===== flow/design.v =====
module alu16_top(clk, valA, valB, aluop, sub, lr, cc, result);
	input clk;
	input [15:0] valA, valB;
	input [3:0] aluop;
	input sub, lr;
	output reg [3:0] cc;
	output reg [15:0] result;
	reg [15:0] a_q, b_q;
	reg [3:0] op_q;
	reg sub_q, lr_q;
	wire [3:0] cc_w;
	wire [15:0] result_w;
	ALU alu(.valA(a_q), .valB(b_q), .aluop(op_q), .sub(sub_q), .lr(lr_q), .cc(cc_w), .result(result_w));
	always @(posedge clk) begin
		a_q <= valA;
		b_q <= valB;
		op_q <= aluop;
		sub_q <= sub;
		lr_q <= lr;
		cc <= cc_w;
		result <= result_w;
	end
endmodule

module PG_Gen(A, B, P, G);
	input A, B;
	output P, G;
	assign P = A ^ B;  
	assign G = A & B;  
endmodule
module black_cell(Pin1, Pin2, Gin1, Gin2, P, G);
	input Pin1, Pin2, Gin1, Gin2;
	output P, G;
	assign P = Pin1 & Pin2;
	assign G = Gin2 | (Pin2 & Gin1);
endmodule
module Carry_Gen(P, G, Cin, Cout);
	input P, G, Cin;
	output Cout;
	assign Cout = G | (P & Cin);
endmodule
module KSA(A, B, Cin, Sum, Cout);
	input [15:0] A, B;
	input Cin;
	output [15:0] Sum;
	output Cout;
	wire [15:0] P_st_1, G_st_1, P_A, G_A, P_B, G_B, P_C, G_C, P_D, G_D, P_E, G_E;
	wire [16:1] Carry;
	PG_Gen PG_Gen0(.A(A[0]), .B(B[0]), .P(P_st_1[0]), .G(G_st_1[0]));
	PG_Gen PG_Gen1(.A(A[1]), .B(B[1]), .P(P_st_1[1]), .G(G_st_1[1]));
	PG_Gen PG_Gen2(.A(A[2]), .B(B[2]), .P(P_st_1[2]), .G(G_st_1[2]));
	PG_Gen PG_Gen3(.A(A[3]), .B(B[3]), .P(P_st_1[3]), .G(G_st_1[3]));
	PG_Gen PG_Gen4(.A(A[4]), .B(B[4]), .P(P_st_1[4]), .G(G_st_1[4]));
	PG_Gen PG_Gen5(.A(A[5]), .B(B[5]), .P(P_st_1[5]), .G(G_st_1[5]));
	PG_Gen PG_Gen6(.A(A[6]), .B(B[6]), .P(P_st_1[6]), .G(G_st_1[6]));
	PG_Gen PG_Gen7(.A(A[7]), .B(B[7]), .P(P_st_1[7]), .G(G_st_1[7]));
	PG_Gen PG_Gen8(.A(A[8]), .B(B[8]), .P(P_st_1[8]), .G(G_st_1[8]));
	PG_Gen PG_Gen9(.A(A[9]), .B(B[9]), .P(P_st_1[9]), .G(G_st_1[9]));
	PG_Gen PG_Gen10(.A(A[10]), .B(B[10]), .P(P_st_1[10]), .G(G_st_1[10]));
	PG_Gen PG_Gen11(.A(A[11]), .B(B[11]), .P(P_st_1[11]), .G(G_st_1[11]));
	PG_Gen PG_Gen12(.A(A[12]), .B(B[12]), .P(P_st_1[12]), .G(G_st_1[12]));
	PG_Gen PG_Gen13(.A(A[13]), .B(B[13]), .P(P_st_1[13]), .G(G_st_1[13]));
	PG_Gen PG_Gen14(.A(A[14]), .B(B[14]), .P(P_st_1[14]), .G(G_st_1[14]));
	PG_Gen PG_Gen15(.A(A[15]), .B(B[15]), .P(P_st_1[15]), .G(G_st_1[15]));
	black_cell BC_A0(.Pin2(P_st_1[0]), .Gin2(G_st_1[0]), .Pin1(1'b0), .Gin1(Cin), .P(P_A[0]), .G(G_A[0]));
	black_cell BC_A1(.Pin2(P_st_1[1]), .Gin2(G_st_1[1]), .Pin1(P_st_1[0]), .Gin1(G_st_1[0]), .P(P_A[1]), .G(G_A[1]));
	black_cell BC_A2(.Pin2(P_st_1[2]), .Gin2(G_st_1[2]), .Pin1(P_st_1[1]), .Gin1(G_st_1[1]), .P(P_A[2]), .G(G_A[2]));
	black_cell BC_A3(.Pin2(P_st_1[3]), .Gin2(G_st_1[3]), .Pin1(P_st_1[2]), .Gin1(G_st_1[2]), .P(P_A[3]), .G(G_A[3]));
	black_cell BC_A4(.Pin2(P_st_1[4]), .Gin2(G_st_1[4]), .Pin1(P_st_1[3]), .Gin1(G_st_1[3]), .P(P_A[4]), .G(G_A[4]));
	black_cell BC_A5(.Pin2(P_st_1[5]), .Gin2(G_st_1[5]), .Pin1(P_st_1[4]), .Gin1(G_st_1[4]), .P(P_A[5]), .G(G_A[5]));
	black_cell BC_A6(.Pin2(P_st_1[6]), .Gin2(G_st_1[6]), .Pin1(P_st_1[5]), .Gin1(G_st_1[5]), .P(P_A[6]), .G(G_A[6]));
	black_cell BC_A7(.Pin2(P_st_1[7]), .Gin2(G_st_1[7]), .Pin1(P_st_1[6]), .Gin1(G_st_1[6]), .P(P_A[7]), .G(G_A[7]));
	black_cell BC_A8(.Pin2(P_st_1[8]), .Gin2(G_st_1[8]), .Pin1(P_st_1[7]), .Gin1(G_st_1[7]), .P(P_A[8]), .G(G_A[8]));
	black_cell BC_A9(.Pin2(P_st_1[9]), .Gin2(G_st_1[9]), .Pin1(P_st_1[8]), .Gin1(G_st_1[8]), .P(P_A[9]), .G(G_A[9]));
	black_cell BC_A10(.Pin2(P_st_1[10]), .Gin2(G_st_1[10]), .Pin1(P_st_1[9]), .Gin1(G_st_1[9]), .P(P_A[10]), .G(G_A[10]));
	black_cell BC_A11(.Pin2(P_st_1[11]), .Gin2(G_st_1[11]), .Pin1(P_st_1[10]), .Gin1(G_st_1[10]), .P(P_A[11]), .G(G_A[11]));
	black_cell BC_A12(.Pin2(P_st_1[12]), .Gin2(G_st_1[12]), .Pin1(P_st_1[11]), .Gin1(G_st_1[11]), .P(P_A[12]), .G(G_A[12]));
	black_cell BC_A13(.Pin2(P_st_1[13]), .Gin2(G_st_1[13]), .Pin1(P_st_1[12]), .Gin1(G_st_1[12]), .P(P_A[13]), .G(G_A[13]));
	black_cell BC_A14(.Pin2(P_st_1[14]), .Gin2(G_st_1[14]), .Pin1(P_st_1[13]), .Gin1(G_st_1[13]), .P(P_A[14]), .G(G_A[14]));
	black_cell BC_A15(.Pin2(P_st_1[15]), .Gin2(G_st_1[15]), .Pin1(P_st_1[14]), .Gin1(G_st_1[14]), .P(P_A[15]), .G(G_A[15]));
	black_cell BC_B1(.Pin2(P_A[1]), .Gin2(G_A[1]), .Pin1(1'b0), .Gin1(Cin), .P(P_B[1]), .G(G_B[1]));
	black_cell BC_B2(.Pin2(P_A[2]), .Gin2(G_A[2]), .Pin1(P_A[0]), .Gin1(G_A[0]), .P(P_B[2]), .G(G_B[2]));
	black_cell BC_B3(.Pin2(P_A[3]), .Gin2(G_A[3]), .Pin1(P_A[1]), .Gin1(G_A[1]), .P(P_B[3]), .G(G_B[3]));
	black_cell BC_B4(.Pin2(P_A[4]), .Gin2(G_A[4]), .Pin1(P_A[2]), .Gin1(G_A[2]), .P(P_B[4]), .G(G_B[4]));
	black_cell BC_B5(.Pin2(P_A[5]), .Gin2(G_A[5]), .Pin1(P_A[3]), .Gin1(G_A[3]), .P(P_B[5]), .G(G_B[5]));
	black_cell BC_B6(.Pin2(P_A[6]), .Gin2(G_A[6]), .Pin1(P_A[4]), .Gin1(G_A[4]), .P(P_B[6]), .G(G_B[6]));
	black_cell BC_B7(.Pin2(P_A[7]), .Gin2(G_A[7]), .Pin1(P_A[5]), .Gin1(G_A[5]), .P(P_B[7]), .G(G_B[7]));
	black_cell BC_B8(.Pin2(P_A[8]), .Gin2(G_A[8]), .Pin1(P_A[6]), .Gin1(G_A[6]), .P(P_B[8]), .G(G_B[8]));
	black_cell BC_B9(.Pin2(P_A[9]), .Gin2(G_A[9]), .Pin1(P_A[7]), .Gin1(G_A[7]), .P(P_B[9]), .G(G_B[9]));
	black_cell BC_B10(.Pin2(P_A[10]), .Gin2(G_A[10]), .Pin1(P_A[8]), .Gin1(G_A[8]), .P(P_B[10]), .G(G_B[10]));
	black_cell BC_B11(.Pin2(P_A[11]), .Gin2(G_A[11]), .Pin1(P_A[9]), .Gin1(G_A[9]), .P(P_B[11]), .G(G_B[11]));
	black_cell BC_B12(.Pin2(P_A[12]), .Gin2(G_A[12]), .Pin1(P_A[10]), .Gin1(G_A[10]), .P(P_B[12]), .G(G_B[12]));
	black_cell BC_B13(.Pin2(P_A[13]), .Gin2(G_A[13]), .Pin1(P_A[11]), .Gin1(G_A[11]), .P(P_B[13]), .G(G_B[13]));
	black_cell BC_B14(.Pin2(P_A[14]), .Gin2(G_A[14]), .Pin1(P_A[12]), .Gin1(G_A[12]), .P(P_B[14]), .G(G_B[14]));
	black_cell BC_B15(.Pin2(P_A[15]), .Gin2(G_A[15]), .Pin1(P_A[13]), .Gin1(G_A[13]), .P(P_B[15]), .G(G_B[15]));
	black_cell BC_C3(.Pin2(P_B[3]), .Gin2(G_B[3]), .Pin1(1'b0), .Gin1(Cin), .P(P_C[3]), .G(G_C[3]));
	black_cell BC_C4(.Pin2(P_B[4]), .Gin2(G_B[4]), .Pin1(P_A[0]), .Gin1(G_A[0]), .P(P_C[4]), .G(G_C[4]));
	black_cell BC_C5(.Pin2(P_B[5]), .Gin2(G_B[5]), .Pin1(P_B[1]), .Gin1(G_B[1]), .P(P_C[5]), .G(G_C[5]));
	black_cell BC_C6(.Pin2(P_B[6]), .Gin2(G_B[6]), .Pin1(P_B[2]), .Gin1(G_B[2]), .P(P_C[6]), .G(G_C[6]));
	black_cell BC_C7(.Pin2(P_B[7]), .Gin2(G_B[7]), .Pin1(P_B[3]), .Gin1(G_B[3]), .P(P_C[7]), .G(G_C[7]));
	black_cell BC_C8(.Pin2(P_B[8]), .Gin2(G_B[8]), .Pin1(P_B[4]), .Gin1(G_B[4]), .P(P_C[8]), .G(G_C[8]));
	black_cell BC_C9(.Pin2(P_B[9]), .Gin2(G_B[9]), .Pin1(P_B[5]), .Gin1(G_B[5]), .P(P_C[9]), .G(G_C[9]));
	black_cell BC_C10(.Pin2(P_B[10]), .Gin2(G_B[10]), .Pin1(P_B[6]), .Gin1(G_B[6]), .P(P_C[10]), .G(G_C[10]));
	black_cell BC_C11(.Pin2(P_B[11]), .Gin2(G_B[11]), .Pin1(P_B[7]), .Gin1(G_B[7]), .P(P_C[11]), .G(G_C[11]));
	black_cell BC_C12(.Pin2(P_B[12]), .Gin2(G_B[12]), .Pin1(P_B[8]), .Gin1(G_B[8]), .P(P_C[12]), .G(G_C[12]));
	black_cell BC_C13(.Pin2(P_B[13]), .Gin2(G_B[13]), .Pin1(P_B[9]), .Gin1(G_B[9]), .P(P_C[13]), .G(G_C[13]));
	black_cell BC_C14(.Pin2(P_B[14]), .Gin2(G_B[14]), .Pin1(P_B[10]), .Gin1(G_B[10]), .P(P_C[14]), .G(G_C[14]));
	black_cell BC_C15(.Pin2(P_B[15]), .Gin2(G_B[15]), .Pin1(P_B[11]), .Gin1(G_B[11]), .P(P_C[15]), .G(G_C[15]));
	black_cell BC_D7(.Pin2(P_C[7]), .Gin2(G_C[7]), .Pin1(1'b0), .Gin1(Cin), .P(P_D[7]), .G(G_D[7]));
	black_cell BC_D8(.Pin2(P_C[8]), .Gin2(G_C[8]), .Pin1(P_A[0]), .Gin1(G_A[0]), .P(P_D[8]), .G(G_D[8]));
	black_cell BC_D9(.Pin2(P_C[9]), .Gin2(G_C[9]), .Pin1(P_B[1]), .Gin1(G_B[1]), .P(P_D[9]), .G(G_D[9]));
	black_cell BC_D10(.Pin2(P_C[10]), .Gin2(G_C[10]), .Pin1(P_B[2]), .Gin1(G_B[2]), .P(P_D[10]), .G(G_D[10]));
	black_cell BC_D11(.Pin2(P_C[11]), .Gin2(G_C[11]), .Pin1(P_C[3]), .Gin1(G_C[3]), .P(P_D[11]), .G(G_D[11]));
	black_cell BC_D12(.Pin2(P_C[12]), .Gin2(G_C[12]), .Pin1(P_C[4]), .Gin1(G_C[4]), .P(P_D[12]), .G(G_D[12]));
	black_cell BC_D13(.Pin2(P_C[13]), .Gin2(G_C[13]), .Pin1(P_C[5]), .Gin1(G_C[5]), .P(P_D[13]), .G(G_D[13]));
	black_cell BC_D14(.Pin2(P_C[14]), .Gin2(G_C[14]), .Pin1(P_C[6]), .Gin1(G_C[6]), .P(P_D[14]), .G(G_D[14]));
	black_cell BC_D15(.Pin2(P_C[15]), .Gin2(G_C[15]), .Pin1(P_C[7]), .Gin1(G_C[7]), .P(P_D[15]), .G(G_D[15]));
	black_cell BC_E15(.Pin2(P_D[15]), .Gin2(G_D[15]), .Pin1(1'b0), .Gin1(Cin), .P(P_E[15]), .G(G_E[15]));
	Carry_Gen carry_1(.P(P_A[0]), .G(G_A[0]), .Cin(Cin), .Cout(Carry[1]));
	Carry_Gen carry_2(.P(P_B[1]), .G(G_B[1]), .Cin(Cin), .Cout(Carry[2]));
	Carry_Gen carry_3(.P(P_B[2]), .G(G_B[2]), .Cin(Cin), .Cout(Carry[3]));
	Carry_Gen carry_4(.P(P_C[3]), .G(G_C[3]), .Cin(Cin), .Cout(Carry[4]));
	Carry_Gen carry_5(.P(P_C[4]), .G(G_C[4]), .Cin(Cin), .Cout(Carry[5]));
	Carry_Gen carry_6(.P(P_C[5]), .G(G_C[5]), .Cin(Cin), .Cout(Carry[6]));
	Carry_Gen carry_7(.P(P_C[6]), .G(G_C[6]), .Cin(Cin), .Cout(Carry[7]));
	Carry_Gen carry_8(.P(P_D[7]), .G(G_D[7]), .Cin(Cin), .Cout(Carry[8]));
	Carry_Gen carry_9(.P(P_D[8]), .G(G_D[8]), .Cin(Cin), .Cout(Carry[9]));
	Carry_Gen carry_10(.P(P_D[9]), .G(G_D[9]), .Cin(Cin), .Cout(Carry[10]));
	Carry_Gen carry_11(.P(P_D[10]), .G(G_D[10]), .Cin(Cin), .Cout(Carry[11]));
	Carry_Gen carry_12(.P(P_D[11]), .G(G_D[11]), .Cin(Cin), .Cout(Carry[12]));
	Carry_Gen carry_13(.P(P_D[12]), .G(G_D[12]), .Cin(Cin), .Cout(Carry[13]));
	Carry_Gen carry_14(.P(P_D[13]), .G(G_D[13]), .Cin(Cin), .Cout(Carry[14]));
	Carry_Gen carry_15(.P(P_D[14]), .G(G_D[14]), .Cin(Cin), .Cout(Carry[15]));
	Carry_Gen carry_16(.P(P_D[15]), .G(G_D[15]), .Cin(Cin), .Cout(Carry[16]));
	assign Sum[0] = Cin ^ P_st_1[0];
	assign Sum[1] = Carry[1] ^ P_st_1[1];
	assign Sum[2] = Carry[2] ^ P_st_1[2];
	assign Sum[3] = Carry[3] ^ P_st_1[3];
	assign Sum[4] = Carry[4] ^ P_st_1[4];
	assign Sum[5] = Carry[5] ^ P_st_1[5];
	assign Sum[6] = Carry[6] ^ P_st_1[6];
	assign Sum[7] = Carry[7] ^ P_st_1[7];
	assign Sum[8] = Carry[8] ^ P_st_1[8];
	assign Sum[9] = Carry[9] ^ P_st_1[9];
	assign Sum[10] = Carry[10] ^ P_st_1[10];
	assign Sum[11] = Carry[11] ^ P_st_1[11];
	assign Sum[12] = Carry[12] ^ P_st_1[12];
	assign Sum[13] = Carry[13] ^ P_st_1[13];
	assign Sum[14] = Carry[14] ^ P_st_1[14];
	assign Sum[15] = Carry[15] ^ P_st_1[15];
	assign Cout = Carry[16];
endmodule
module Shifter(shift, lr, in, out);
	input [3:0] shift;
	input lr;
	input [15:0] in;
	output [15:0] out;
	wire [15:0] st1, st2, st3;
	assign st1 = shift[0]? (lr? {in[14:0], 1'b0}:{in[15], in[15:1]}) : in[15:0];
	assign st2 = shift[1]? (lr? {st1[13:0], 2'b00}:{st1[15], st1[15], st1[15:2]}) : st1[15:0];
	assign st3 = shift[2]? (lr? {st2[11:0], 4'b0000}:{st2[15], st2[15], st2[15], st2[15], st2[15:4]}) : st2[15:0];
	assign out = shift[3]? 
	(lr? {st3[7:0], 8'b00000000}:{st3[15], st3[15], st3[15], st3[15], st3[15], st3[15], st3[15], st3[15], st3[15:8]}) : st3[15:0];
endmodule
module LShifter(shift, lr, in, out);
	input [3:0] shift;
	input lr;
	input [15:0] in;
	output [15:0] out;
	wire [15:0] st1, st2, st3;
	assign st1 = shift[0]? (lr? {in[14:0], 1'b0}:{1'b0, in[15:1]}) : in[15:0];
	assign st2 = shift[1]? (lr? {st1[13:0], 2'b00}:{2'b00, st1[15:2]}) : st1[15:0];
	assign st3 = shift[2]? (lr? {st2[11:0], 4'b0000}:{4'b0000, st2[15:4]}) : st2[15:0];
	assign out = shift[3]? 
	(lr? {st3[7:0], 8'b00000000}:{8'b00000000, st3[15:8]}) : st3[15:0];
endmodule
module Rotator(shift, lr, in, out);
	input [3:0] shift;
	input lr;
	input [15:0] in;
	output [15:0] out;
	wire [15:0] st1, st2, st3;
	assign st1 = shift[0]? (lr? {in[14:0], in[15]}:{in[0], in[15:1]}) : in[15:0];
	assign st2 = shift[1]? (lr? {st1[13:0], st1[15:14]}:{st1[1:0], st1[15:2]}) : st1[15:0];
	assign st3 = shift[2]? (lr? {st2[11:0], st2[15:12]}:{st2[3:0], st2[15:4]}) : st2[15:0];
	assign out = shift[3]? (lr? {st3[7:0], st3[15:8]}:{st3[7:0], st3[15:8]}) : st3[15:0];
endmodule
module ALU(valA, valB, aluop, sub, lr, cc, result);
	input [15:0] valA;
	input [15:0] valB;
	input [3:0] aluop;  
	input sub;  
	input lr;  
	output [3:0] cc;  
	output [15:0] result;
	wire [15:0] and16b, or16b, not16b, xor16b, ashift_out, lshift_out, rotate_out, add_out, svalB, result;  
	wire shift_co, add_co;
	wire [3:0] cc;
	wire N, Z, C, V;  
	assign and16b = valA & valB;
	assign or16b = valA | valB;
	assign not16b = ~valA;
	assign xor16b = valA ^ valB;
	Shifter arith_shifter(.shift(valB[3:0]), .lr(lr), .in(valA), .out(ashift_out));  
	LShifter logic_shifter(.shift(valB[3:0]), .lr(lr), .in(valA), .out(lshift_out));  
	Rotator rotator(.shift(valB[3:0]), .lr(lr), .in(valA), .out(rotate_out));
	assign svalB = sub ? ~valB : valB;
	KSA ksadder(.A(valA), .B(svalB), .Cin(sub), .Sum(add_out), .Cout(add_co));
	assign result = 
		(aluop == 4'b0000) ? add_out :  
		(aluop == 4'b0001) ? ashift_out :  
		(aluop == 4'b0010) ? lshift_out :  
		(aluop == 4'b0011) ? rotate_out :  
		(aluop == 4'b0100) ? and16b :  
		(aluop == 4'b0101) ? or16b :  
		(aluop == 4'b0110) ? not16b :  
		(aluop == 4'b0111) ? xor16b :  
		16'b0;  
	assign N = result[15];  
	assign Z = ~|result;  
	assign C = (aluop == 4'b0000) & add_co;  
	assign V = ((aluop == 4'b0001) | (aluop == 4'b0010) | (aluop == 4'b0011)) ? 
					lr & (valA > result) : 1'b0;
	assign cc = {N, Z, C, V};
endmodule

===== flow/run.sh =====
#!/bin/bash
# the make line also repeats each setting of config.mk as NAME=value (left out here)
make -C /OpenROAD-flow-scripts/flow DESIGN_CONFIG=/design/flow/config.mk WORK_HOME=/design/flow/orfs CLKGATE_MAP_FILE= finish

===== flow/config.mk =====
export PLATFORM = sky130hd
export DESIGN_NAME = alu16_top
export DESIGN_NICKNAME = alu16_top
export VERILOG_FILES = /design/flow/design.v
export SDC_FILE = /design/flow/constraint.sdc
export NUM_CORES = 4
export LEC_CHECK = 0
export ABC_AREA = 0
export CAP_MARGIN = 10
export CORE_ASPECT_RATIO = 0.72
export CORE_MARGIN = 2
export CORE_UTILIZATION = 72
export CTS_CLUSTER_SIZE = 100
export GPL_ROUTABILITY_DRIVEN = 1
export MIN_ROUTING_LAYER = met1
export SETUP_SLACK_MARGIN = 0.43
export SLEW_MARGIN = 20

===== flow/constraint.sdc =====
create_clock -name core_clock -period 6.38 [get_ports {clk}]
set_input_delay 1.2760 -clock core_clock [delete_from_list [all_inputs] [get_ports {clk}]]
set_output_delay 1.2760 -clock core_clock [all_outputs]
set_load 0.01 [all_outputs]

==> results of run 1 <==
[cell type report]
type	count	area (sq um)
Multi-Input combinational cell	659	4940
Fill cell	589	1500
Sequential cell	57	1150
Timing Repair Buffer	66	641
Inverter	65	244
Clock buffer	11	243
Tap cell	124	155
Clock inverter	5	53.8
Antenna cell	1	2.50
[per-layer routing]
layer	share of wire, %	vias up	wire length (um)	GRT usage (%)
met5	0.47	-	124	3.85
met4	9.1	6	2370	30.8
met3	19	353	4960	28.5
met2	38	866	9940	72.6
met1	33	3486	8720	58.2
li1	-	3193	-	-
==> flow_metrics.py, run 1 <==
# Physical implementation metrics
metrics = {
    "power": {
        "comb_power_mw": 0.548,
        "largestPowerGroup": "combinational cells",
        "total_switching_power_mw": 0.583,
        "p_int_mw": 0.920,
        "power.clock.fraction_pct": 33.5,
        "leakage_nw": 3.07,
        "sequentialPowerShare_pct": 30.0,
        "seq-power_mw": 0.451,
        "power_per_cell_area_nw_per_um2": 202,
        "combPwrFrac_pct": 36.5,
        "design_power_total_mw": 1.50,
        "power_clock_mw": 0.503,
        "max_rail_drop_vdd_v": 0.000209,
        "sw_frac_of_total_pct": 38.8,
    },
    "setup_path": {
        "critPathBufInv": 1,
        "reg2reg_setup_slack_ns": 1.15,
        "timing_worst_setup_path_type": "reg -> reg",
        "cp_num_cells": 14,
        "cp_cell_sequence": "xor2_1, ha_1, a21oi_1, o221ai_1, a211oi_1, o21ai_0, xnor2_1, a211oi_1, inv_1, ha_1, nand4_1, nor4_1, or3_1, nor2_1",
        "critical_path.top_delay_family": "AND-OR/OR-AND gates",
        "setup.worst_path.start_class": "register",
        "crit-reg2reg-launch": "sub_q",
        "ff2ff_path_depth": 14,
        "cpMaxStageDelayCell": "dfxtp_1",
        "startpoint": "sub_q",
        "r2r-end": "cc[0]",
        "timing.critical_path.fanout_max": 19,
        "worst-endpoint-arrival_ns": 5.51,
        "timing.critical_path.to": "cc[0]",
        "endpoint_type_of_the_worst_setup_path": "register",
        "critical_path_required_ns": 6.66,
        "max_stage_delay_ns": 1.07,
    },
    "synth": {
        "synth_largest_type_area_fraction_pct": 17.0,
        "postSynthSeqShare_pct": 17.0,
        "edf_count": 0,
        "yosysChipArea_sq_um": 6720,
        "mux_frac_synth_pct": 12.0,
        "synth_top_cell_by_area": "dfxtp_1",
        "synth-adder-area-share_pct": 11.9,
        "synth.cellmix.simpleShare_pct": 16.6,
        "synth.yosys.num_cells": 854,
        "synth_async_sr_flop_share_pct": 0,
        "synth_top_cell_by_count": "a21oi_1",
        "ys_types": 84,
        "synth.area.top_cells": "dfxtp_1 (17%), ha_1 (12%), mux2i_1 (6.3%)",
        "ys.warnings.count": 1,
        "synth.cell_area_sq_um": 6720,
        "flop_cell": "dfxtp_1",
        "yosys.area_share.aoi_pct": 29.3,
        "postSynthNetCount": 957,
        "synth-seq-cells": 57,
        "postSynthCellCount": 854,
        "ys_sh_xor_pct": 3.65,
        "synth.comb.largest_family": "AND-OR/OR-AND gates",
        "syn-mean-instance-area_sq_um": 7.87,
        "top_cells_by_count": "a21oi_1 (67), ha_1 (64), nor2_1 (64)",
    },
    "hold_path": {
        "min_path_type": "reg -> reg",
        "worst_hold_startpoint": "b_q[15]",
        "worst_hold_path.endpoint": "cc[1]",
        "whs_path_cells": 4,
    },
    "placed_design": {
        "routabilityCongestion": 1.31,
        "dpl-instance-area_sq_um": 7120,
        "hpwlAfterDp_um": 17800,
        "placed_cells_incl_taps": 971,
        "dpl_worst_slack_ns": 1.62,
        "io_buffers": 58,
    },
    "global_route": {
        "grt_pass1_wl_um": 39500,
        "grt_antenna_before_repair": 1,
        "grt_pass1_vias": 7435,
        "track_usage_pct": 50.5,
        "globalRoute.totalOverflow": 0,
        "largest_net_degree_at_the_start_of_global_routing": 86,
    },
    "layout": {
        "finalCoreUtilization_pct": 83.2,
        "finish.cell_count_without_fillers": 988,
        "final_design_area_excluding_fillers_sq_um": 7430,
        "fin_nets": 961,
        "area_growth_from_synthesis_to_layout_pct": 10.5,
    },
    "sta": {
        "period_minus_slack_ns": 5.23,
        "clock-skew-final_ns": 0.0173,
        "final-hold-violation-count": 0,
        "whs_ns": 0.827,
        "worst_max_slew_pin_slew_ns": 1.27,
        "rsz_0062_raised_after_global_routing": "no",
        "maxClockFrequency_mhz": 191,
        "timing.final.max_slew_violations": 0,
        "slew-limit-headroom_pct": 13.1,
        "setup_viol": 0,
        "post-route-period-util_pct": 82.0,
        "final.setup.worst_slack_ns": 1.15,
        "totalNegativeSetupSlack_ns": 0,
    },
    "routing": {
        "post_drt_wl_per_cell_um": 26.4,
        "detail_route.drc_violations": 0,
        "routed-via-count": 7904,
        "postRouteWirelength_um": 26100,
        "final_antenna_net_count": 0,
        "drtIter0Drc": 1996,
        "vias_per_cell": 8.00,
        "drt_pass1_iterations": 20,
    },
    "run": {
        "drv.max_cap_violation_count": 0,
        "log.warning_count": 45,
    },
    "floorplanning": {
        "die-width_um": 118,
        "core_util_floorplan_pct": 75.3,
        "placement_rows": 29,
        "coreArea_sq_um": 8930,
        "design.die.area_sq_um": 10100,
        "pin_count": 59,
        "floorplan.die.height_um": 86.0,
    },
    "cts": {
        "ctsHoldBuffers": 0,
        "cts.htree.levels": 3,
        "clock_insertion_delay_worst_skew_ns": 0.36,
        "cts_setup_buffers": 0,
        "clock_transition_at_the_register_clock_pins_on_the_worst_setup_and_hold_paths_after_cts_ns": 0.06,
        "clock_sinks": 57,
        "clock_path_buffers": 2,
        "numCtsBuffers": 9,
        "tritoncts": "yes",
        "resized_gates_after_cts": 0,
        "buffer_cell_driving_the_clock_tree_root": "clkbuf_16",
    },
    "run_status": {
        "status": "finished clean",
    },
}
==> inputs of run 2 (changes only) <==
ABC_AREA = default   (was 0)
CAP_MARGIN = 20   (was 10)
CORE_ASPECT_RATIO = default   (was 0.72)
CORE_UTILIZATION = 68   (was 72)
CTS_CLUSTER_SIZE = 20   (was 100)
GPL_ROUTABILITY_DRIVEN = default   (was 1)
MIN_ROUTING_LAYER = default   (was met1)
SETUP_SLACK_MARGIN = 0.42   (was 0.43)
clock period = 2.27 ns   (was 6.38 ns; I/O delays follow)
==> flow_metrics.py, run 2 <==
# Physical implementation metrics
metrics = {
    "run_status": {
        "status": "did not finish",
        "firstError": "[ERROR DPL-0038] Utilization greater than 100%, impossible to legalize",
        "stop_stage": "clock tree synthesis",
    },
    "synth": {
        "yosys.area_share.aoi_pct": 29.3,
        "synth-seq-cells": 57,
        "syn-mean-instance-area_sq_um": 7.87,
        "synth.yosys.num_cells": 854,
        "synth.cell_area_sq_um": 6720,
        "flop_cell": "dfxtp_1",
        "ys.warnings.count": 1,
        "top_cells_by_count": "a21oi_1 (67), ha_1 (64), nor2_1 (64)",
        "synth_largest_type_area_fraction_pct": 17.0,
        "yosysChipArea_sq_um": 6720,
        "synth_top_cell_by_area": "dfxtp_1",
        "synth.area.top_cells": "dfxtp_1 (17%), ha_1 (12%), mux2i_1 (6.3%)",
        "synth-adder-area-share_pct": 11.9,
        "mux_frac_synth_pct": 12.0,
        "edf_count": 0,
        "postSynthCellCount": 854,
        "postSynthSeqShare_pct": 17.0,
        "postSynthNetCount": 957,
        "synth.comb.largest_family": "AND-OR/OR-AND gates",
        "synth_async_sr_flop_share_pct": 0,
        "synth_top_cell_by_count": "a21oi_1",
        "ys_sh_xor_pct": 3.65,
        "ys_types": 84,
        "synth.cellmix.simpleShare_pct": 16.6,
    },
    "placed_design": {
        "dpl_worst_slack_ns": -1.99,
        "hpwlAfterDp_um": 30200,
        "routabilityCongestion": 1.31,
        "io_buffers": 58,
        "dpl-instance-area_sq_um": 9480,
    },
    "floorplanning": {
        "design.die.area_sq_um": 10700,
        "core_util_floorplan_pct": 69.4,
        "pin_count": 59,
        "placement_rows": 36,
        "floorplan.die.height_um": 103,
        "die-width_um": 103,
        "coreArea_sq_um": 9680,
    },
}
==> run 2: stage by stage <==
stage / cells / hold WS (ns)
2_1_floorplan: 854 / 0.482
3_3_place_gp: 1272 / 0.776
3_5_place_dp: 1272 / 0.850
==> inputs of run 3 (changes only) <==
CELL_PAD_IN_SITES_DETAIL_PLACEMENT = 0   (was default)
CELL_PAD_IN_SITES_GLOBAL_PLACEMENT = 1   (was default)
CORE_ASPECT_RATIO = 1.39   (was default)
CORE_MARGIN = 5   (was 2)
CORE_UTILIZATION = 25   (was 68)
CTS_CLUSTER_SIZE = 26   (was 20)
PLACE_DENSITY_LB_ADDON = 0.12   (was default)
SETUP_SLACK_MARGIN = -0.25   (was 0.42)
SLEW_MARGIN = 5   (was 20)
TNS_END_PERCENT = 20   (was default)
clock period = 5.6 ns   (was 2.27 ns; I/O delays follow)
==> flow_metrics.py, run 3 <==
# Physical implementation metrics
metrics = {
    "synth": {
        "synth.yosys.num_cells": 854,
        "synth.cellmix.simpleShare_pct": 16.6,
        "yosysChipArea_sq_um": 6720,
        "synth_top_cell_by_area": "dfxtp_1",
        "synth.comb.largest_family": "AND-OR/OR-AND gates",
        "synth-adder-area-share_pct": 11.9,
        "top_cells_by_count": "a21oi_1 (67), ha_1 (64), nor2_1 (64)",
        "postSynthCellCount": 854,
        "flop_cell": "dfxtp_1",
        "yosys.area_share.aoi_pct": 29.3,
        "synth-seq-cells": 57,
        "edf_count": 0,
        "ys_sh_xor_pct": 3.65,
        "postSynthNetCount": 957,
        "mux_frac_synth_pct": 12.0,
        "synth_top_cell_by_count": "a21oi_1",
        "synth_largest_type_area_fraction_pct": 17.0,
        "postSynthSeqShare_pct": 17.0,
        "ys.warnings.count": 1,
        "ys_types": 84,
        "synth_async_sr_flop_share_pct": 0,
        "synth.area.top_cells": "dfxtp_1 (17%), ha_1 (12%), mux2i_1 (6.3%)",
        "synth.cell_area_sq_um": 6720,
        "syn-mean-instance-area_sq_um": 7.87,
    },
    "hold_path": {
        "worst_hold_startpoint": "b_q[15]",
        "worst_hold_path.endpoint": "cc[1]",
        "whs_path_cells": 4,
        "min_path_type": "reg -> reg",
    },
    "floorplanning": {
        "design.die.area_sq_um": 30300,
        "floorplan.die.height_um": 203,
        "coreArea_sq_um": 26500,
        "placement_rows": 70,
        "die-width_um": 149,
        "core_util_floorplan_pct": 25.4,
        "pin_count": 59,
    },
    "global_route": {
        "grt_antenna_before_repair": 0,
        "track_usage_pct": 21.6,
        "largest_net_degree_at_the_start_of_global_routing": 43,
        "globalRoute.totalOverflow": 0,
        "grt_pass1_wl_um": 48000,
        "grt_pass1_vias": 7064,
    },
    "sta": {
        "final-hold-violation-count": 0,
        "final.setup.worst_slack_ns": 0.877,
        "totalNegativeSetupSlack_ns": 0,
        "maxClockFrequency_mhz": 212,
        "clock-skew-final_ns": 0.00823,
        "setup_viol": 0,
        "worst_max_slew_pin_slew_ns": 0.951,
        "post-route-period-util_pct": 84.3,
        "timing.final.max_slew_violations": 0,
        "rsz_0062_raised_after_global_routing": "no",
        "slew-limit-headroom_pct": 36.5,
        "period_minus_slack_ns": 4.72,
    },
    "power": {
        "sequentialPowerShare_pct": 29.3,
        "power_per_cell_area_nw_per_um2": 213,
        "sw_frac_of_total_pct": 38.7,
        "power_clock_mw": 0.545,
        "leakage_nw": 3.26,
        "largestPowerGroup": "combinational cells",
        "total_switching_power_mw": 0.660,
        "comb_power_mw": 0.659,
        "power.clock.fraction_pct": 32.0,
        "seq-power_mw": 0.499,
        "combPwrFrac_pct": 38.7,
        "p_int_mw": 1.04,
        "max_rail_drop_vdd_v": 0.000213,
    },
    "cts": {
        "clock_sinks": 57,
        "tritoncts": "yes",
        "clock_path_buffers": 2,
        "clock_transition_at_the_register_clock_pins_on_the_worst_setup_and_hold_paths_after_cts_ns": 0.06,
        "cts.htree.levels": 3,
        "resized_gates_after_cts": 0,
        "ctsHoldBuffers": 0,
        "clock_insertion_delay_worst_skew_ns": 0.35,
        "numCtsBuffers": 9,
        "buffer_cell_driving_the_clock_tree_root": "clkbuf_16",
        "cts_setup_buffers": 0,
    },
    "setup_path": {
        "cpMaxStageDelayCell": "dfxtp_4",
        "endpoint_type_of_the_worst_setup_path": "register",
        "timing_worst_setup_path_type": "reg -> reg",
        "startpoint": "b_q[0]",
        "max_stage_delay_ns": 0.75,
        "critical_path_required_ns": 5.84,
        "cp_num_cells": 19,
        "setup.worst_path.start_class": "register",
        "worst-endpoint-arrival_ns": 4.97,
        "timing.critical_path.fanout_max": 42,
        "crit-reg2reg-launch": "b_q[0]",
        "ff2ff_path_depth": 19,
        "timing.critical_path.to": "cc[0]",
        "critPathBufInv": 1,
        "r2r-end": "cc[0]",
        "reg2reg_setup_slack_ns": 0.88,
        "cell_seen_most_often_among_critical_path_stages": "a21oi_1",
        "critical_path.top_delay_family": "AND-OR/OR-AND gates",
        "cp_cell_sequence": "xor2_1, ha_1, a21oi_1, o221ai_1, xnor2_1, o211ai_1, a21oi_1, o22ai_1, inv_1, ha_1, nand4_1, nor2_1, a211o_1, a21o_1, a21o_1, a21oi_1, o21ai_0, a211oi_1, nor2_1",
    },
    "placed_design": {
        "routabilityCongestion": 0.929,
        "io_buffers": 58,
        "dpl_worst_slack_ns": 0.894,
        "hpwlAfterDp_um": 25700,
    },
    "run": {
        "drv.max_cap_violation_count": 0,
        "log.warning_count": 42,
    },
    "routing": {
        "drtIter0Drc": 532,
        "final_antenna_net_count": 0,
        "detail_route.drc_violations": 0,
        "post_drt_wl_per_cell_um": 26.0,
        "postRouteWirelength_um": 32900,
        "drt_pass1_iterations": 6,
        "routed-via-count": 6982,
        "vias_per_cell": 5.53,
        "antenna_cells_inserted": 0,
    },
    "layout": {
        "multiInputGateArea_sq_um": 4940,
        "number_of_fillers_in_the_final_layout": 2965,
        "area_growth_from_synthesis_to_layout_pct": 19.3,
        "fin_nets": 1000,
        "register_area_sq_um": 1150,
    },
    "run_status": {
        "status": "finished clean",
    },
}
run 3: per-layer routing:
metal	vias to the layer above	wire length (um)	global-route usage, %
met4	0	1760	11.2
met2	259	16600	37.9
met3	79	1250	2.51
met5	-	0	0
met1	3373	13300	25.7
li1	3271	-	-
run 3: per-stage QoR:
| step | util, % | power [mW] | cell area (sq um) | std cells | hold slack, ns |
|---|---|---|---|---|---|
| 3_3_place_gp | 29.2 | 1.17 | 7720 | 1246 | 0.802 |
| 6_report | 30.3 | 1.70 | 8020 | 1262 | 0.826 |
| 2_1_floorplan | - | 0.894 | 6720 | 854 | 0.650 |
| 5_1_grt | 30.3 | 1.81 | 8020 | 1262 | 0.919 |
| 4_1_cts | 30.3 | 1.73 | 8020 | 1262 | 0.844 |
| 3_5_place_dp | 29.2 | 1.16 | 7720 | 1246 | 0.830 |
run 3: final cells by class:
cell class | instances | share of cell area [%]
clock inverter | 5 | 0.343
tap | 360 | 5.62
clock buffer | 11 | 3.29
multi-input combinational | 659 | 61.6
sequential | 57 | 14.3
inverter | 65 | 3.04
timing repair buffer | 105 | 11.8
==> inputs of run 4 (changes only) <==
ABC_AREA = 1   (was default)
CAP_MARGIN = 10   (was 20)
CELL_PAD_IN_SITES_DETAIL_PLACEMENT = default   (was 0)
CELL_PAD_IN_SITES_GLOBAL_PLACEMENT = default   (was 1)
CORE_ASPECT_RATIO = 1.17   (was 1.39)
CORE_MARGIN = 2   (was 5)
CORE_UTILIZATION = 72   (was 25)
CTS_CLUSTER_DIAMETER = 231   (was default)
CTS_CLUSTER_SIZE = default   (was 26)
GPL_ROUTABILITY_DRIVEN = 1   (was default)
HOLD_SLACK_MARGIN = 0.3   (was default)
MIN_ROUTING_LAYER = met1   (was default)
PLACE_DENSITY_LB_ADDON = default   (was 0.12)
SETUP_SLACK_MARGIN = 0.43   (was -0.25)
SLEW_MARGIN = 20   (was 5)
TNS_END_PERCENT = default   (was 20)
clock period = 6.38 ns   (was 5.6 ns; I/O delays follow)
==> flow_metrics.py, run 4 <==
# Physical implementation metrics
metrics = {
    "run_status": {
        "status": "finished clean",
    },
    "sta": {
        "clock-skew-final_ns": 0.0154,
        "slew-limit-headroom_pct": 26.9,
        "maxClockFrequency_mhz": 242,
        "final-hold-violation-count": 0,
        "timing.final.max_slew_violations": 0,
        "period_minus_slack_ns": 4.13,
        "setup_viol": 0,
        "totalNegativeSetupSlack_ns": 0,
        "post-route-period-util_pct": 64.7,
        "rsz_0062_raised_after_global_routing": "no",
        "worst_max_slew_pin_slew_ns": 1.09,
    },
    "cts": {
        "resized_gates_after_cts": 0,
        "clock_transition_at_the_register_clock_pins_on_the_worst_setup_and_hold_paths_after_cts_ns": 0.08,
        "buffer_cell_driving_the_clock_tree_root": "clkbuf_8",
        "ctsHoldBuffers": 0,
        "clock_insertion_delay_worst_skew_ns": 0.37,
        "tritoncts": "yes",
        "cts.htree.levels": 3,
        "cts_setup_buffers": 0,
        "clock_path_buffers": 2,
        "numCtsBuffers": 9,
        "clock_sinks": 57,
    },
    "floorplanning": {
        "design.die.area_sq_um": 9100,
        "core_util_floorplan_pct": 73.3,
        "pin_count": 59,
        "coreArea_sq_um": 8200,
        "placement_rows": 36,
        "die-width_um": 88.5,
        "floorplan.die.height_um": 103,
    },
    "power": {
        "comb_power_mw": 0.474,
        "p_int_mw": 0.829,
        "power_per_cell_area_nw_per_um2": 196,
        "total_switching_power_mw": 0.503,
        "seq-power_mw": 0.427,
        "largestPowerGroup": "combinational cells",
        "power_clock_mw": 0.431,
        "combPwrFrac_pct": 35.6,
        "sw_frac_of_total_pct": 37.7,
        "power.clock.fraction_pct": 32.4,
        "sequentialPowerShare_pct": 32.0,
        "leakage_nw": 3.58,
        "max_rail_drop_vdd_v": 0.000227,
    },
    "run": {
        "drv.max_cap_violation_count": 0,
        "log.warning_count": 44,
    },
    "setup_path": {
        "timing.critical_path.fanout_max": 25,
        "timing.critical_path.to": "cc[0]",
        "reg2reg_setup_slack_ns": 2.25,
        "critical_path.top_delay_family": "simple AND/OR/NAND/NOR gates",
        "startpoint": "b_q[0]",
        "cp_num_cells": 19,
        "endpoint_type_of_the_worst_setup_path": "register",
        "cell_seen_most_often_among_critical_path_stages": "nand3_1",
        "cpMaxStageDelayCell": "dfxtp_1",
        "timing_worst_setup_path_type": "reg -> reg",
        "r2r-end": "cc[0]",
        "crit-reg2reg-launch": "b_q[0]",
        "worst-endpoint-arrival_ns": 4.38,
        "critPathBufInv": 2,
        "ff2ff_path_depth": 19,
        "cp_cell_sequence": "inv_2, nand2_1, nand3_1, nand2_1, nand3_1, nand2_1, nand2_1, clkinv_1, nand3_1, nand3_1, nand3_1, nor3_2, ha_1, nand3_1, o21ai_0, a31oi_1, nor2_1, o21ai_0, a2111oi_0",
        "setup.worst_path.start_class": "register",
        "critical_path_required_ns": 6.63,
        "max_stage_delay_ns": 0.99,
    },
    "global_route": {
        "grt_pass1_vias": 6498,
        "globalRoute.totalOverflow": 0,
        "largest_net_degree_at_the_start_of_global_routing": 36,
        "track_usage_pct": 46.1,
        "grt_antenna_before_repair": 1,
        "grt_pass1_wl_um": 31700,
    },
    "synth": {
        "yosysChipArea_sq_um": 6010,
        "synth.yosys.num_cells": 975,
        "synth.area.top_cells": "nand2_1 (19%), dfxtp_1 (19%), ha_1 (13%)",
        "synth-adder-area-share_pct": 13.3,
        "synth-seq-cells": 57,
        "postSynthNetCount": 1078,
        "ys_types": 41,
        "synth_top_cell_by_count": "nand2_1",
        "synth.cellmix.simpleShare_pct": 42.4,
        "syn-mean-instance-area_sq_um": 6.16,
        "edf_count": 0,
        "top_cells_by_count": "nand2_1 (307), nand3_1 (119), inv_1 (105)",
        "yosys.area_share.aoi_pct": 12.1,
        "synth.cell_area_sq_um": 6010,
        "postSynthSeqShare_pct": 19.0,
        "synth_largest_type_area_fraction_pct": 19.2,
        "synth_top_cell_by_area": "nand2_1",
        "ys_sh_xor_pct": 2.33,
        "synth_async_sr_flop_share_pct": 0,
        "flop_cell": "dfxtp_1",
        "postSynthCellCount": 975,
        "mux_frac_synth_pct": 0,
        "synth.comb.largest_family": "simple AND/OR/NAND/NOR gates",
        "ys.warnings.count": 1,
    },
    "routing": {
        "drtIter0Drc": 1359,
        "detail_route.drc_violations": 0,
        "top_layer_used": "met5",
        "postRouteWirelength_um": 20500,
        "vias_per_cell": 6.38,
        "routed-via-count": 7194,
        "post_drt_wl_per_cell_um": 18.1,
        "wl_met3_um": 2860,
        "wl_met2_um": 8740,
        "antenna_cells_inserted": 0,
        "metal1_wirelength_um": 7080,
        "final_antenna_net_count": 0,
        "drt_pass1_iterations": 8,
    },
    "hold_path": {
        "worst_hold_path.endpoint": "cc[0]",
        "min_path_type": "reg -> reg",
        "worst_hold_startpoint": "op_q[3]",
        "whs_path_cells": 3,
    },
    "layout": {
        "fin_nets": 1111,
        "finalCoreUtilization_pct": 82.8,
        "number_of_fillers_in_the_final_layout": 572,
        "area_growth_from_synthesis_to_layout_pct": 13.0,
    },
    "placed_design": {
        "hpwlAfterDp_um": 14700,
        "io_buffers": 58,
        "routabilityCongestion": 1.12,
    },
}
run 4: area by class of cell:
class | count | area [sq um] | share of cell area [%]
Clock inverter | 5 | 103 | 1.51
Clock buffer | 11 | 141 | 2.08
Inverter | 117 | 439 | 6.47
Sequential cell | 57 | 1140 | 16.8
Multi-Input combinational cell | 761 | 4210 | 62.0
Timing Repair Buffer | 62 | 611 | 8.99
Tap cell | 114 | 143 | 2.10
run 4: per-stage QoR:
| stage | hold WS [ns] | instance area (sq um) | cells | power (mW) | worst slack [ns] |
|---|---|---|---|---|---|
| CTS | 0.712 | 6790 | 1127 | 1.30 | 2.41 |
| global route | 0.800 | 6790 | 1127 | 1.39 | 1.95 |
| floorplan | 0.542 | 6010 | 975 | 0.735 | 2.95 |
| detailed placement | 0.703 | 6550 | 1111 | 0.879 | 2.45 |
| finish | 0.732 | 6790 | 1127 | 1.33 | 2.25 |
| global placement | 0.687 | 6550 | 1111 | 0.856 | 2.71 |
run 4: metal layers:
| layer | track usage, % | vias to the layer above |
|---|---|---|
| li1 | - | 3291 |
| met1 | 54.9 | 3141 |
| met2 | 69.3 | 582 |
| met3 | 14.7 | 178 |
| met4 | 33.3 | 2 |
| met5 | 0 | - |
==> inputs of run 5 (changes only) <==
ABC_AREA = 0   (was 1)
CAP_MARGIN = 20   (was 10)
CORE_UTILIZATION = 65   (was 72)
CTS_CLUSTER_DIAMETER = default   (was 231)
HOLD_SLACK_MARGIN = default   (was 0.3)
SETUP_SLACK_MARGIN = default   (was 0.43)
clock period = 3.61 ns   (was 6.38 ns; I/O delays follow)
==> flow_metrics.py, run 5 <==
# Physical implementation metrics
metrics = {
    "run_status": {
        "status": "did not finish",
        "stop_stage": "global routing",
        "firstError": "[ERROR GRT-0116] Global routing finished with congestion. Check the congestion regions in the DRC Viewer.",
    },
    "synth": {
        "synth.yosys.num_cells": 854,
        "synth_top_cell_by_count": "a21oi_1",
        "postSynthSeqShare_pct": 17.0,
        "top_cells_by_count": "a21oi_1 (67), ha_1 (64), nor2_1 (64)",
        "synth-seq-cells": 57,
        "syn-mean-instance-area_sq_um": 7.87,
        "edf_count": 0,
        "synth_top_cell_by_area": "dfxtp_1",
        "synth.area.top_cells": "dfxtp_1 (17%), ha_1 (12%), mux2i_1 (6.3%)",
        "yosysChipArea_sq_um": 6720,
        "synth_async_sr_flop_share_pct": 0,
        "ys.warnings.count": 1,
        "flop_cell": "dfxtp_1",
        "synth_largest_type_area_fraction_pct": 17.0,
        "synth.cellmix.simpleShare_pct": 16.6,
        "synth-adder-area-share_pct": 11.9,
        "yosys.area_share.aoi_pct": 29.3,
        "ys_types": 84,
        "synth.cell_area_sq_um": 6720,
        "ys_sh_xor_pct": 3.65,
        "postSynthCellCount": 854,
        "postSynthNetCount": 957,
        "mux_frac_synth_pct": 12.0,
        "synth.comb.largest_family": "AND-OR/OR-AND gates",
    },
    "floorplanning": {
        "design.die.area_sq_um": 11200,
        "placement_rows": 40,
        "floorplan.die.height_um": 114,
        "pin_count": 59,
        "coreArea_sq_um": 10200,
        "die-width_um": 98,
        "core_util_floorplan_pct": 66.1,
    },
    "cts": {
        "numCtsBuffers": 9,
        "buffer_cell_driving_the_clock_tree_root": "clkbuf_16",
        "cts.htree.levels": 3,
        "ctsHoldBuffers": 0,
        "clock_sinks": 57,
        "clock_path_buffers": 2,
    },
    "global_route": {
        "globalRoute.totalOverflow": 65,
        "track_usage_pct": 69.9,
    },
    "placed_design": {
        "hpwlAfterDp_um": 22600,
        "io_buffers": 58,
        "placed_cells_incl_taps": 1167,
        "routabilityCongestion": 1.31,
        "dpl-instance-area_sq_um": 8690,
    },
}
==> run 5: repair_timing <==
item,in CTS
gates resized,58
gates cloned,1
setup endpoints to repair,1
pin swaps,32
buffers inserted,9
==> run 5: stage by stage <==
step	total power [mW]	hold slack, ns	worst slack, ns	utilization [%]
after CTS	2.91	0.815	-0.198	92.1
after detailed placement	1.95	0.773	-0.306	85.5
after global placement	1.90	0.766	-0.174	85.5
after floorplan	1.41	0.665	-0.218	-
==> run 5: per-layer routing <==
metal / track usage (%) / GRT overflow
met1: 70.4 / 0
met5: 13.6 / 0
met4: 70.9 / 27
met2: 92.2 / 38
met3: 46.2 / 0
==> inputs of run 6 (changes only) <==
CELL_PAD_IN_SITES_DETAIL_PLACEMENT = 2   (was default)
CELL_PAD_IN_SITES_GLOBAL_PLACEMENT = 1   (was default)
CORE_ASPECT_RATIO = 0.54   (was 1.17)
CORE_UTILIZATION = 57   (was 65)
CTS_CLUSTER_DIAMETER = 219   (was default)
GPL_TIMING_DRIVEN = 0   (was default)
HOLD_SLACK_MARGIN = -0.02   (was default)
PLACE_DENSITY_LB_ADDON = 0.14   (was default)
SETUP_SLACK_MARGIN = -0.38   (was default)
SLEW_MARGIN = 0   (was 20)
TNS_END_PERCENT = 70   (was default)
clock period = 6.38 ns   (was 3.61 ns; I/O delays follow)
==> flow_metrics.py, run 6 <==
# Physical implementation metrics
metrics = {
    "synth": {
        "yosysChipArea_sq_um": 6720,
        "syn-mean-instance-area_sq_um": 7.87,
        "synth_async_sr_flop_share_pct": 0,
        "ys.warnings.count": 1,
        "synth.cell_area_sq_um": 6720,
        "ys_types": 84,
        "synth-seq-cells": 57,
        "postSynthCellCount": 854,
        "edf_count": 0,
        "postSynthNetCount": 957,
        "postSynthSeqShare_pct": 17.0,
        "yosys.area_share.aoi_pct": 29.3,
        "synth-adder-area-share_pct": 11.9,
        "ys_sh_xor_pct": 3.65,
        "mux_frac_synth_pct": 12.0,
        "synth.comb.largest_family": "AND-OR/OR-AND gates",
        "synth.cellmix.simpleShare_pct": 16.6,
        "synth.yosys.num_cells": 854,
        "flop_cell": "dfxtp_1",
        "synth_top_cell_by_area": "dfxtp_1",
        "synth_top_cell_by_count": "a21oi_1",
        "top_cells_by_count": "a21oi_1 (67), ha_1 (64), nor2_1 (64)",
        "synth_largest_type_area_fraction_pct": 17.0,
        "synth.area.top_cells": "dfxtp_1 (17%), ha_1 (12%), mux2i_1 (6.3%)",
    },
    "placed_design": {
        "routabilityCongestion": 1.27,
        "io_buffers": 58,
    },
    "run_status": {
        "firstError": "[ERROR DPL-0033] detailed placement checks failed during check placement.",
        "status": "did not finish",
        "stop_stage": "detailed placement",
    },
    "floorplanning": {
        "die-width_um": 152,
        "floorplan.die.height_um": 83.8,
        "pin_count": 59,
        "placement_rows": 29,
        "design.die.area_sq_um": 12700,
        "core_util_floorplan_pct": 57.9,
        "coreArea_sq_um": 11600,
    },
}
-- run 6: per-stage QoR --
step	power (mW)	setup slack (ns)	instance area, sq um
after global placement	0.977	0.568	7490
after floorplan	0.785	2.19	6720
==> inputs of run 7 (changes only) <==
ABC_AREA = default   (was 0)
CAP_MARGIN = 10   (was 20)
CELL_PAD_IN_SITES_DETAIL_PLACEMENT = default   (was 2)
CORE_ASPECT_RATIO = 1.23   (was 0.54)
CORE_MARGIN = 4   (was 2)
CORE_UTILIZATION = 40   (was 57)
CTS_CLUSTER_DIAMETER = default   (was 219)
CTS_CLUSTER_SIZE = 25   (was default)
GPL_ROUTABILITY_DRIVEN = default   (was 1)
HOLD_SLACK_MARGIN = default   (was -0.02)
MAX_ROUTING_LAYER = met4   (was default)
PLACE_DENSITY_LB_ADDON = default   (was 0.14)
SETUP_SLACK_MARGIN = default   (was -0.38)
SLEW_MARGIN = 20   (was 0)
TNS_END_PERCENT = 55   (was 70)
clock period = 4.7 ns   (was 6.38 ns; I/O delays follow)
==> flow_metrics.py, run 7 <==
# Physical implementation metrics
metrics = {
    "run_status": {
        "status": "finished clean",
    },
    "synth": {
        "edf_count": 0,
        "synth.cellmix.simpleShare_pct": 16.6,
        "synth-seq-cells": 57,
        "synth-adder-area-share_pct": 11.9,
        "top_cells_by_count": "a21oi_1 (67), ha_1 (64), nor2_1 (64)",
        "synth.yosys.num_cells": 854,
        "ys_types": 84,
        "postSynthCellCount": 854,
        "synth.cell_area_sq_um": 6720,
        "synth.comb.largest_family": "AND-OR/OR-AND gates",
        "flop_cell": "dfxtp_1",
        "postSynthSeqShare_pct": 17.0,
        "synth_top_cell_by_area": "dfxtp_1",
        "postSynthNetCount": 957,
        "mux_frac_synth_pct": 12.0,
        "synth_largest_type_area_fraction_pct": 17.0,
        "synth.area.top_cells": "dfxtp_1 (17%), ha_1 (12%), mux2i_1 (6.3%)",
        "yosysChipArea_sq_um": 6720,
        "ys_sh_xor_pct": 3.65,
        "synth_top_cell_by_count": "a21oi_1",
        "yosys.area_share.aoi_pct": 29.3,
        "synth_async_sr_flop_share_pct": 0,
        "ys.warnings.count": 1,
        "syn-mean-instance-area_sq_um": 7.87,
    },
    "cts": {
        "numCtsBuffers": 9,
        "clock_path_buffers": 2,
        "buffer_cell_driving_the_clock_tree_root": "clkbuf_16",
        "cts.htree.levels": 3,
        "clock_sinks": 57,
        "ctsHoldBuffers": 0,
        "clock_transition_at_the_register_clock_pins_on_the_worst_setup_and_hold_paths_after_cts_ns": 0.06,
        "clock_insertion_delay_worst_skew_ns": 0.35,
        "tritoncts": "yes",
    },
    "power": {
        "power.clock.fraction_pct": 35.0,
        "power_clock_mw": 0.794,
        "p_int_mw": 1.41,
        "sw_frac_of_total_pct": 37.9,
        "total_switching_power_mw": 0.860,
        "combPwrFrac_pct": 40.7,
        "sequentialPowerShare_pct": 24.3,
        "largestPowerGroup": "combinational cells",
        "comb_power_mw": 0.923,
        "power_per_cell_area_nw_per_um2": 271,
        "max_rail_drop_vdd_v": 0.000207,
        "seq-power_mw": 0.551,
        "leakage_nw": 3.45,
        "design_power_total_mw": 2.27,
    },
    "sta": {
        "clock-skew-final_ns": 0.0137,
        "setup_viol": 0,
        "final-hold-violation-count": 0,
        "period_minus_slack_ns": 4.58,
        "maxClockFrequency_mhz": 218,
        "post-route-period-util_pct": 97.5,
        "totalNegativeSetupSlack_ns": 0,
        "worst_max_slew_pin_slew_ns": 1.05,
        "slew-limit-headroom_pct": 29.5,
        "timing.final.max_slew_violations": 0,
    },
    "global_route": {
        "grt_antenna_before_repair": 0,
        "grt_pass1_wl_um": 49400,
        "track_usage_pct": 36.1,
        "grt_pass1_vias": 7684,
        "globalRoute.totalOverflow": 0,
        "largest_net_degree_at_the_start_of_global_routing": 13,
    },
    "setup_path": {
        "cp_cell_sequence": "buf_12, buf_8, buf_8, buf_8, xor2_1, ha_1, a21oi_2, o221ai_4, xnor2_4, o211ai_1, a21oi_2, o22ai_4, inv_1, ha_1, nand4_1, nor2_1, a211o_1, a21o_1, a21o_1, a21oi_1, o21ai_0, a211oi_1, nor2_1",
        "timing.critical_path.fanout_max": 10,
        "critical_path.top_delay_family": "AND-OR/OR-AND gates",
        "startpoint": "b_q[0]",
        "critical_path_required_ns": 4.92,
        "ff2ff_path_depth": 23,
        "worst-endpoint-arrival_ns": 4.81,
        "cp_num_cells": 23,
        "cell_seen_most_often_among_critical_path_stages": "buf_8",
        "timing_worst_setup_path_type": "reg -> reg",
        "r2r-end": "cc[0]",
        "setup.worst_path.start_class": "register",
        "reg2reg_setup_slack_ns": 0.12,
        "cpMaxStageDelayCell": "dfxtp_4",
        "critPathBufInv": 5,
        "crit-reg2reg-launch": "b_q[0]",
        "max_stage_delay_ns": 0.39,
        "endpoint_type_of_the_worst_setup_path": "register",
        "timing.critical_path.to": "cc[0]",
    },
    "floorplanning": {
        "coreArea_sq_um": 16500,
        "floorplan.die.height_um": 152,
        "placement_rows": 52,
        "design.die.area_sq_um": 18900,
        "die-width_um": 125,
        "core_util_floorplan_pct": 40.8,
        "pin_count": 59,
    },
    "placed_design": {
        "io_buffers": 58,
        "hpwlAfterDp_um": 25900,
        "routabilityCongestion": 1.10,
    },
    "run": {
        "drv.max_cap_violation_count": 0,
        "log.warning_count": 44,
    },
    "routing": {
        "vias_per_cell": 6.76,
        "postRouteWirelength_um": 33900,
        "antenna_cells_inserted": 0,
        "routed-via-count": 7833,
        "drt_pass1_iterations": 8,
        "detail_route.drc_violations": 0,
        "post_drt_wl_per_cell_um": 29.3,
        "final_antenna_net_count": 0,
        "drtIter0Drc": 971,
    },
    "layout": {
        "area_growth_from_synthesis_to_layout_pct": 24.4,
        "fin_nets": 1040,
    },
    "hold_path": {
        "worst_hold_path.endpoint": "cc[1]",
        "min_path_type": "reg -> reg",
        "whs_path_cells": 4,
        "worst_hold_startpoint": "b_q[15]",
    },
}
## run 7: layer usage
layer | up-vias | part of all wire (%) | global-route usage, %
met3 | 220 | 8.6 | 6.17
met1 | 3706 | 37 | 39.6
met4 | 0 | 9.8 | 29.0
met2 | 573 | 45 | 58.2
li1 | 3334 | - | -
met5 | - | 0 | -
## run 7: final cells by class
type | count | area, sq um
Timing Repair Buffer | 73 | 693
Inverter | 65 | 251
Clock buffer | 9 | 225
Buffer | 72 | 499
Clock inverter | 7 | 125
Tap cell | 216 | 270
Sequential cell | 57 | 1150
Fill cell | 1598 | 8100
Multi-Input combinational cell | 659 | 5150
## run 7: repair_timing
item	CTS	global route
setup endpoints to repair	2	1
pin swaps	4	13
hold endpoints to repair	0	0
setup buffers	6	9
resized	40	54
## run 7: metrics by stage
stage	hold slack [ns]	instances	cell area (sq um)	setup WS [ns]	utilization, %
floorplan	0.650	854	6720	0.514	-
global placement	0.784	1128	7570	-1.34	46.0
detailed placement	0.802	1128	7580	-1.42	46.1
CTS	0.823	1150	8140	0.00252	49.5
global route	0.897	1158	8360	-0.0385	50.8
finish	0.802	1158	8360	0.116	50.8
==> inputs of run 8 (changes only) <==
CAP_MARGIN = 20   (was 10)
CELL_PAD_IN_SITES_GLOBAL_PLACEMENT = default   (was 1)
CORE_ASPECT_RATIO = default   (was 1.23)
CORE_MARGIN = 2   (was 4)
CTS_CLUSTER_SIZE = default   (was 25)
GPL_TIMING_DRIVEN = default   (was 0)
MAX_ROUTING_LAYER = default   (was met4)
MIN_ROUTING_LAYER = default   (was met1)
TNS_END_PERCENT = default   (was 55)
clock period = 5.62 ns   (was 4.7 ns; I/O delays follow)
==> flow_metrics.py, run 8 <==
# Physical implementation metrics
metrics = {
    "synth": {
        "postSynthCellCount": 854,
        "synth.area.top_cells": "dfxtp_1 (17%), ha_1 (12%), mux2i_1 (6.3%)",
        "synth.yosys.num_cells": 854,
        "postSynthNetCount": 957,
        "ys_sh_xor_pct": 3.65,
        "ys_types": 84,
        "mux_frac_synth_pct": 12.0,
        "synth_async_sr_flop_share_pct": 0,
        "synth.cellmix.simpleShare_pct": 16.6,
        "yosys.area_share.aoi_pct": 29.3,
        "yosysChipArea_sq_um": 6720,
        "synth.comb.largest_family": "AND-OR/OR-AND gates",
        "synth_largest_type_area_fraction_pct": 17.0,
        "syn-mean-instance-area_sq_um": 7.87,
        "synth-adder-area-share_pct": 11.9,
        "synth-seq-cells": 57,
        "synth_top_cell_by_area": "dfxtp_1",
        "edf_count": 0,
        "synth.cell_area_sq_um": 6720,
        "flop_cell": "dfxtp_1",
        "ys.warnings.count": 1,
        "synth_top_cell_by_count": "a21oi_1",
        "top_cells_by_count": "a21oi_1 (67), ha_1 (64), nor2_1 (64)",
        "postSynthSeqShare_pct": 17.0,
    },
    "sta": {
        "post-route-period-util_pct": 84.5,
        "worst_max_slew_pin_slew_ns": 0.996,
        "rsz_0062_raised_after_global_routing": "no",
        "timing.final.max_slew_violations": 0,
        "slew-limit-headroom_pct": 31.9,
        "maxClockFrequency_mhz": 210,
        "final-hold-violation-count": 0,
        "setup_viol": 0,
        "period_minus_slack_ns": 4.75,
        "clock-skew-final_ns": 0.0134,
        "final.setup.worst_slack_ns": 0.869,
        "totalNegativeSetupSlack_ns": 0,
    },
    "cts": {
        "numCtsBuffers": 9,
        "cts_setup_buffers": 0,
        "cts.htree.levels": 3,
        "clock_insertion_delay_worst_skew_ns": 0.35,
        "clock_sinks": 57,
        "ctsHoldBuffers": 0,
        "tritoncts": "yes",
        "clock_transition_at_the_register_clock_pins_on_the_worst_setup_and_hold_paths_after_cts_ns": 0.06,
        "buffer_cell_driving_the_clock_tree_root": "clkbuf_16",
        "clock_path_buffers": 2,
        "resized_gates_after_cts": 0,
    },
    "global_route": {
        "globalRoute.totalOverflow": 0,
        "grt_antenna_before_repair": 0,
        "grt_pass1_wl_um": 41200,
        "grt_pass1_vias": 6812,
        "largest_net_degree_at_the_start_of_global_routing": 64,
        "track_usage_pct": 30.5,
    },
    "floorplanning": {
        "die-width_um": 134,
        "floorplan.die.height_um": 134,
        "placement_rows": 47,
        "pin_count": 59,
        "coreArea_sq_um": 16500,
        "design.die.area_sq_um": 17900,
        "core_util_floorplan_pct": 40.7,
    },
    "setup_path": {
        "ff2ff_path_depth": 19,
        "critPathBufInv": 1,
        "cell_seen_most_often_among_critical_path_stages": "a21oi_1",
        "timing_worst_setup_path_type": "reg -> reg",
        "timing.critical_path.to": "cc[0]",
        "max_stage_delay_ns": 0.89,
        "cpMaxStageDelayCell": "dfxtp_4",
        "crit-reg2reg-launch": "b_q[0]",
        "endpoint_type_of_the_worst_setup_path": "register",
        "setup.worst_path.start_class": "register",
        "timing.critical_path.fanout_max": 63,
        "startpoint": "b_q[0]",
        "reg2reg_setup_slack_ns": 0.87,
        "worst-endpoint-arrival_ns": 4.99,
        "critical_path.top_delay_family": "AND-OR/OR-AND gates",
        "r2r-end": "cc[0]",
        "critical_path_required_ns": 5.85,
        "cp_num_cells": 19,
        "cp_cell_sequence": "xor2_1, ha_1, a21oi_1, o221ai_1, xnor2_1, o211ai_1, a21oi_1, o22ai_1, inv_1, ha_1, nand4_1, nor2_1, a211o_1, a21o_1, a21o_1, a21oi_1, o21ai_0, a211oi_1, nor2_1",
    },
    "routing": {
        "post_drt_wl_per_cell_um": 24.3,
        "routed-via-count": 7200,
        "final_antenna_net_count": 0,
        "vias_per_cell": 6.50,
        "postRouteWirelength_um": 26900,
        "drtIter0Drc": 998,
        "antenna_cells_inserted": 0,
        "detail_route.drc_violations": 0,
        "drt_pass1_iterations": 6,
    },
    "run": {
        "drv.max_cap_violation_count": 0,
        "log.warning_count": 42,
    },
    "placed_design": {
        "hpwlAfterDp_um": 20000,
        "dpl-instance-area_sq_um": 7450,
        "routabilityCongestion": 1.06,
        "io_buffers": 58,
        "dpl_worst_slack_ns": 0.976,
    },
    "hold_path": {
        "min_path_type": "reg -> reg",
        "whs_path_cells": 4,
        "worst_hold_path.endpoint": "cc[1]",
        "worst_hold_startpoint": "b_q[15]",
    },
    "layout": {
        "area_growth_from_synthesis_to_layout_pct": 14.9,
        "final_design_area_excluding_fillers_sq_um": 7720,
        "fin_nets": 987,
        "number_of_fillers_in_the_final_layout": 1673,
    },
    "power": {
        "seq-power_mw": 0.496,
        "sequentialPowerShare_pct": 30.3,
        "sw_frac_of_total_pct": 38.7,
        "total_switching_power_mw": 0.633,
        "p_int_mw": 1.00,
        "max_rail_drop_vdd_v": 0.000140,
        "leakage_nw": 3.18,
        "largestPowerGroup": "combinational cells",
        "comb_power_mw": 0.621,
        "combPwrFrac_pct": 37.9,
        "power_clock_mw": 0.520,
        "power_per_cell_area_nw_per_um2": 212,
        "power.clock.fraction_pct": 31.8,
    },
    "run_status": {
        "status": "finished clean",
    },
}
==> run 8: metal layers <==
layer	track usage, %	wire, um
met1	40.6	11200
met3	6.35	2550
met2	47.3	11800
met4	14.2	1390
met5	0	0
==> run 8: layout make-up <==
cell class              instances  area [sq um]  share of cell area, %
clock buffers                  10           239                   3.10
clock inverters                 5          31.3                  0.405
inverters                      65           244                   3.16
multi-input cells             659          4940                   63.9
flip-flops and latches         57          1150                   14.9
well taps                     220           275                   3.57
repair buffers                 92           848                   11.0
==> run 8: stage by stage <==
step / power, mW / instances / util, % / hold WS (ns)
finish: 1.64 / 1108 / 46.7 / 0.813
detailed placement: 1.10 / 1093 / 45.1 / 0.819
CTS: 1.63 / 1108 / 46.7 / 0.821
floorplan: 0.891 / 854 / - / 0.650
global route: 1.72 / 1108 / 46.7 / 0.877
global placement: 1.10 / 1093 / 45.1 / 0.807
Power and IR drop assume default switching activity.
